== v33 ==
## Cordic
module Cordic(
	input clk, 
	input [12:0] x_0,
	input [12:0] y_0,
	input [12:0] z_0,
	output [12:0] x_N,
	output [12:0] y_N,
	output [12:0] z_N
);
make LEC_CHECK=0 CAP_MARGIN=20 CORE_MARGIN=2 CORE_UTILIZATION=68 SETUP_SLACK_MARGIN=0.47 SLEW_MARGIN=20 finish   # period 3.2 ns
run.sh (not shown) runs the stock make flow with config.mk's settings and CLKGATE_MAP_FILE=.
### v33 -> v31
Settings: swapping 68 for 56 in CORE_UTILIZATION; putting CTS_CLUSTER_SIZE at 39 where nothing was set; swapping 0.47 for 0.68 in SETUP_SLACK_MARGIN; swapping 3.2 for 2.32 in the clock period (ns, I/O delays scaled along).
==> results <==
From the logs: v31 reached the end of the flow and failed the layout checks with negative setup slack.
Every stage of the flow completed for v33, and the final layout passed the timing, design-rule and antenna checks.
Comparing v31 and v33, the higher non-clock buffer count was measured on v31.
v31 falls short of v33 in design area.
Delta(maximum clock skew at final layout, v31 - v33) > 0
v31 ends up with higher final setup violation count than v33 does.
The area taken by flip-flops and latches of v31 falls short of that of v33 by about 0.33%.
Looking only at wire length, and setting everything else aside, the higher value of v31 and v33 goes to v31.
The worst min-delay path category comes out primary input to register in one run and register to register in the other, namely in v31 and v33 respectively.
v31: depth of the critical timing path with buffers and inverters included is 2 higher than what v33 reported.
For the maximum clock frequency, v31 came in 38 MHz lower than v33 did.
## Diff of input files: v57 against v31
Settings: SETUP_SLACK_MARGIN removed (was 0.68); CORE_UTILIZATION changed from 56 to 72; CTS_CLUSTER_DIAMETER newly set to 374; CTS_CLUSTER_SIZE changed from 39 to 100; the clock period (ns, I/O delays scaled along) changed from 2.32 to 1.41.
==> results <==
As for a clean layout from v57 and v31, there is none. Nothing crashed in v31 and all stages finished; the problem is that the final layout failed, the offending checks being negative setup slack. Area after synthesis came out exactly the same in v57 and v31. Chip area ended up about 22% lower on v57 than on v31. v57 -> v31: share of synthesized cell area in and-or and or-and compound cells delta 0, exact match. Adder-cell area share of the yosys netlist: v57 vs v31, no meaningful difference. The post-synthesis area per instance was comparable across v57 and v31. The final reports for v57 and v31 show core utilization before placement higher in the former. Reported for v57 and v31, count of mapped cells out of synthesis turned out identical to the last digit. On yosys synthesis chip area, v57 and v31 are neck and neck. Diff v31 -> v57 | placer's final routability congestion estimate | up by a few percent. Row count in v57 is 9 below v31. Die extent in x in v57 is 12% lower than in v31.

* * *

The RTL this note starts from:
==> flow/design.v <==
`timescale 1ns / 1ps
module CordicMachine(
	input clk,
	input [12:0] x_0,
	input [12:0] y_0,
	input [12:0] z_0,
	input [31:0] stage,
	output reg [12:0] x_N,
	output reg [12:0] y_N,
	output reg [12:0] z_N
);
	reg [12:0] arctan [12:0];
	initial begin
	arctan[0] = 13'b0101101000000;
	arctan[1] = 13'b0011010100100;
	arctan[2] = 13'b0001110000010;
	arctan[3] = 13'b0000111001000;
	arctan[4] = 13'b0000011100100;
	arctan[5] = 13'b0000001110010;
	arctan[6] = 13'b0000000111001;
	arctan[7] = 13'b0000000011100;
	arctan[8] = 13'b0000000001110;
	arctan[9] = 13'b0000000000111;
	arctan[10] = 13'b0000000000011;
	arctan[11] = 13'b0000000000001;
	arctan[12] = 13'b0000000000000;
	end
	wire signed [12:0] x_s = x_0;
	wire signed [12:0] y_s = y_0;
	wire [12:0] x_sh = x_s >>> stage;
	wire [12:0] y_sh = y_s >>> stage;
	always @(posedge clk) begin
		if (stage != 10) begin
			x_N <= z_0[12] ? x_0 + y_sh : x_0 - y_sh;
			y_N <= z_0[12] ? y_0 - x_sh : y_0 + x_sh;
			z_N <= z_0[12] ? z_0 + arctan[stage] : z_0 - arctan[stage];
		end
	end
endmodule
`timescale 1ns / 1ps
module Cordic(
	input clk, 
	input [12:0] x_0,
	input [12:0] y_0,
	input [12:0] z_0,
	output [12:0] x_N,
	output [12:0] y_N,
	output [12:0] z_N
);
	wire [12:0] x0, y0, z0;
	wire [12:0] x1, y1, z1;
	wire [12:0] x2, y2, z2;
	wire [12:0] x3, y3, z3;
	wire [12:0] x4, y4, z4;
	wire [12:0] x5, y5, z5;
	wire [12:0] x6, y6, z6;
	wire [12:0] x7, y7, z7;
	wire [12:0] x8, y8, z8;
	wire [12:0] x9, y9, z9;
	CordicMachine C1 (.clk(clk), .x_0(x_0), .y_0(y_0), .z_0(z_0), .stage(0), .x_N(x0), .y_N(y0), .z_N(z0));
	CordicMachine C2 (.clk(clk), .x_0(x0), .y_0(y0), .z_0(z0), .stage(1), .x_N(x1), .y_N(y1), .z_N(z1));
	CordicMachine C3 (.clk(clk), .x_0(x1), .y_0(y1), .z_0(z1), .stage(2), .x_N(x2), .y_N(y2), .z_N(z2));
	CordicMachine C4 (.clk(clk), .x_0(x2), .y_0(y2), .z_0(z2), .stage(3), .x_N(x3), .y_N(y3), .z_N(z3));
	CordicMachine C5 (.clk(clk), .x_0(x3), .y_0(y3), .z_0(z3), .stage(4), .x_N(x4), .y_N(y4), .z_N(z4));
	CordicMachine C6 (.clk(clk), .x_0(x4), .y_0(y4), .z_0(z4), .stage(5), .x_N(x5), .y_N(y5), .z_N(z5));
	CordicMachine C7 (.clk(clk), .x_0(x5), .y_0(y5), .z_0(z5), .stage(6), .x_N(x6), .y_N(y6), .z_N(z6));
	CordicMachine C8 (.clk(clk), .x_0(x6), .y_0(y6), .z_0(z6), .stage(7), .x_N(x7), .y_N(y7), .z_N(z7));
	CordicMachine C9 (.clk(clk), .x_0(x7), .y_0(y7), .z_0(z7), .stage(8), .x_N(x8), .y_N(y8), .z_N(z8));
	CordicMachine C10 (.clk(clk), .x_0(x8), .y_0(y8), .z_0(z8), .stage(9), .x_N(x9), .y_N(y9), .z_N(z9));
	assign x_N = x9;
	assign y_N = y9;
	assign z_N = z9;
endmodule
clock: 3.2 ns
lec_check: 0
cap_margin: 20
core_margin: 2
core_utilization: 71
cts_cluster_diameter: 26
max_routing_layer: met4
setup_slack_margin: 0.47
slew_margin: 20
The baseline stopped in global routing, error GRT-0232.
Change:
CTS_CLUSTER_SIZE = 31   (was unset)
MAX_ROUTING_LAYER = unset   (was met4)
Effect:
- The changed run died in global routing (GRT-0232)
- die size is unchanged
- synthesized cell count does not change
- area after synthesis is unchanged
Change:
CAP_MARGIN = 25   (was 20)
CELL_PAD_IN_SITES_GLOBAL_PLACEMENT = 1   (was unset)
CORE_MARGIN = 5   (was 2)
CORE_UTILIZATION = 40   (was 71)
CTS_CLUSTER_DIAMETER = 107   (was 26)
CTS_CLUSTER_SIZE = unset   (was 31)
SETUP_SLACK_MARGIN = unset   (was 0.47)
What happened: With this change the flow completed with no timing, DRC or antenna violations. Synthesized area is unchanged. Die area went up by 84%. Synthesized cell count does not change.
Change:
CAP_MARGIN = 20   (was 25)
CELL_PAD_IN_SITES_GLOBAL_PLACEMENT = unset   (was 1)
CORE_MARGIN = 2   (was 5)
CTS_CLUSTER_DIAMETER = unset   (was 107)
After rerunning: The new run passed the timing, design-rule and antenna checks. Cell count shrinks by 0.43%. Synthesized cell count does not change. Worst setup slack degrades by 0.074 ns. Die area shrinks by 4.5%. Global-route usage is lower by 0.41 points. Register-to-register slack got worse by 0.07 ns. Worst hold slack gains 0.020 ns. Count of clock-buffer cells in the layout goes up by 1. Non-clock buffer count shrinks by 16. Utilization is lower by 0.48 points.
